Setup of run A:
Design audio_core, start of the top module:
module audio_core(
	input clk,          
	input rst,          
	input tick,         
	input tick_1m,      
	input [15:0] accel_z,     
	input accel_valid,        
	output wire beat,   
	output [7:0] LED,   
	input PB_PLY, 	     
	input [3:0]  VOL,	  
	output P,		     
	output [3:0] SEGA,  
	output [7:0] SEGD,  
	output [7:0] BPM,   
	input [15:0] DATA,	  
	output note_req,      
	output song_end       
	);
==> flow/config.mk <==
export PLATFORM = sky130hd
export DESIGN_NAME = audio_core
export DESIGN_NICKNAME = audio_core
export VERILOG_FILES = /design/flow/design.v
export SDC_FILE = /design/flow/constraint.sdc
export NUM_CORES = 4
export LEC_CHECK = 0
export ABC_AREA = 1
export CAP_MARGIN = 15
export CELL_PAD_IN_SITES_DETAIL_PLACEMENT = 2
export CELL_PAD_IN_SITES_GLOBAL_PLACEMENT = 3
export CORE_ASPECT_RATIO = 0.57
export CORE_MARGIN = 2
export CORE_UTILIZATION = 40
export CTS_CLUSTER_DIAMETER = 77
export GPL_ROUTABILITY_DRIVEN = 0
export MAX_ROUTING_LAYER = met4
export SETUP_SLACK_MARGIN = -0.5
export SLEW_MARGIN = 30
export TNS_END_PERCENT = 55
==> flow/constraint.sdc <==
create_clock -name core_clock -period 5.7 [get_ports {clk}]
set_input_delay 1.1400 -clock core_clock [delete_from_list [all_inputs] [get_ports {clk}]]
set_output_delay 1.1400 -clock core_clock [all_outputs]
set_load 0.01 [all_outputs]
run.sh (not shown) runs the stock make flow with config.mk's settings and CLKGATE_MAP_FILE=.
Run A never completed, since it errored out during 3_1_place_gp_skip_io.
The inputs of run B differ from those of run A as listed below.
# run A
export LEC_CHECK = 0
export ABC_AREA = 1
export CAP_MARGIN = 15
export CELL_PAD_IN_SITES_DETAIL_PLACEMENT = 2
export CELL_PAD_IN_SITES_GLOBAL_PLACEMENT = 3
export CORE_ASPECT_RATIO = 0.57
export CORE_MARGIN = 2
export CORE_UTILIZATION = 40
export CTS_CLUSTER_DIAMETER = 77
export GPL_ROUTABILITY_DRIVEN = 0
export MAX_ROUTING_LAYER = met4
export SETUP_SLACK_MARGIN = -0.5
export SLEW_MARGIN = 30
export TNS_END_PERCENT = 55
create_clock -name core_clock -period 5.7 [get_ports {clk}]
# run B
export LEC_CHECK = 0
export ABC_AREA = 1
export CAP_MARGIN = 20
export CORE_MARGIN = 2
export CORE_UTILIZATION = 52
export PLACE_DENSITY = 0.55
export SLEW_MARGIN = 20
create_clock -name core_clock -period 6.53 [get_ports {clk}]
Findings:
The chip width number comes out lower for run B vs run A.
Area after synthesis came out exactly the same in run B and run A.
Diff run A..run B | number of enable-type register cells in the synthesized netlist | unchanged
Of run A and run B, only run A never reached the final stage.
For run A, the flow was terminated by a tool error in 3_1_place_gp_skip_io and produced no final design.
[run B] flow finished | final checks: failed | reasons: negative setup slack
Re chip area estimate from yosys synthesis: no difference whatsoever between run A and run B.
Diff run B..run A | number of cells in Yosys stat | negligible
Going from run A to run B, die area shrank by more than 10%.
#### Input delta (run C over run B)
# run B
export LEC_CHECK = 0
export ABC_AREA = 1
export CAP_MARGIN = 20
export CORE_MARGIN = 2
export CORE_UTILIZATION = 52
export PLACE_DENSITY = 0.55
export SLEW_MARGIN = 20
create_clock -name core_clock -period 6.53 [get_ports {clk}]
# run C
export LEC_CHECK = 0
export CAP_MARGIN = 20
export CORE_MARGIN = 2
export CORE_UTILIZATION = 64
export CTS_CLUSTER_SIZE = 33
export HOLD_SLACK_MARGIN = 0.3
export SLEW_MARGIN = 20
create_clock -name core_clock -period 3.94 [get_ports {clk}]
Notes after the runs:
Between run B and run C, the flow reports site row count decreasing by a little under 10%. In the reports for run C and run B, the larger post-synthesis instance area belongs to run C. Run B: complete, dirty (negative setup slack). Run C never completed, since it errored out during 5_1_grt. What run B reported for width of the chip has to be multiplied by 0.925 to get the figure for run C.
The following lists how run D was set up differently from run C:
# run C
export LEC_CHECK = 0
export CAP_MARGIN = 20
export CORE_MARGIN = 2
export CORE_UTILIZATION = 64
export CTS_CLUSTER_SIZE = 33
export HOLD_SLACK_MARGIN = 0.3
export SLEW_MARGIN = 20
create_clock -name core_clock -period 3.94 [get_ports {clk}]
# run D
export LEC_CHECK = 0
export CAP_MARGIN = 20
export CORE_MARGIN = 2
export CORE_UTILIZATION = 43
export PLACE_DENSITY_LB_ADDON = 0.01
export SETUP_SLACK_MARGIN = 2.92
export SLEW_MARGIN = 20
create_clock -name core_clock -period 10.0 [get_ports {clk}]
[summary]
- In summary, run D completed successfully, with a layout that passed the timing, design-rule and antenna checks.
- Compared with run C, in run D die area has increased, final RePlAce weighted congestion has decreased, core utilization before placement has decreased, HPWL after detailed placement has decreased, synthesized area has remained practically unchanged.
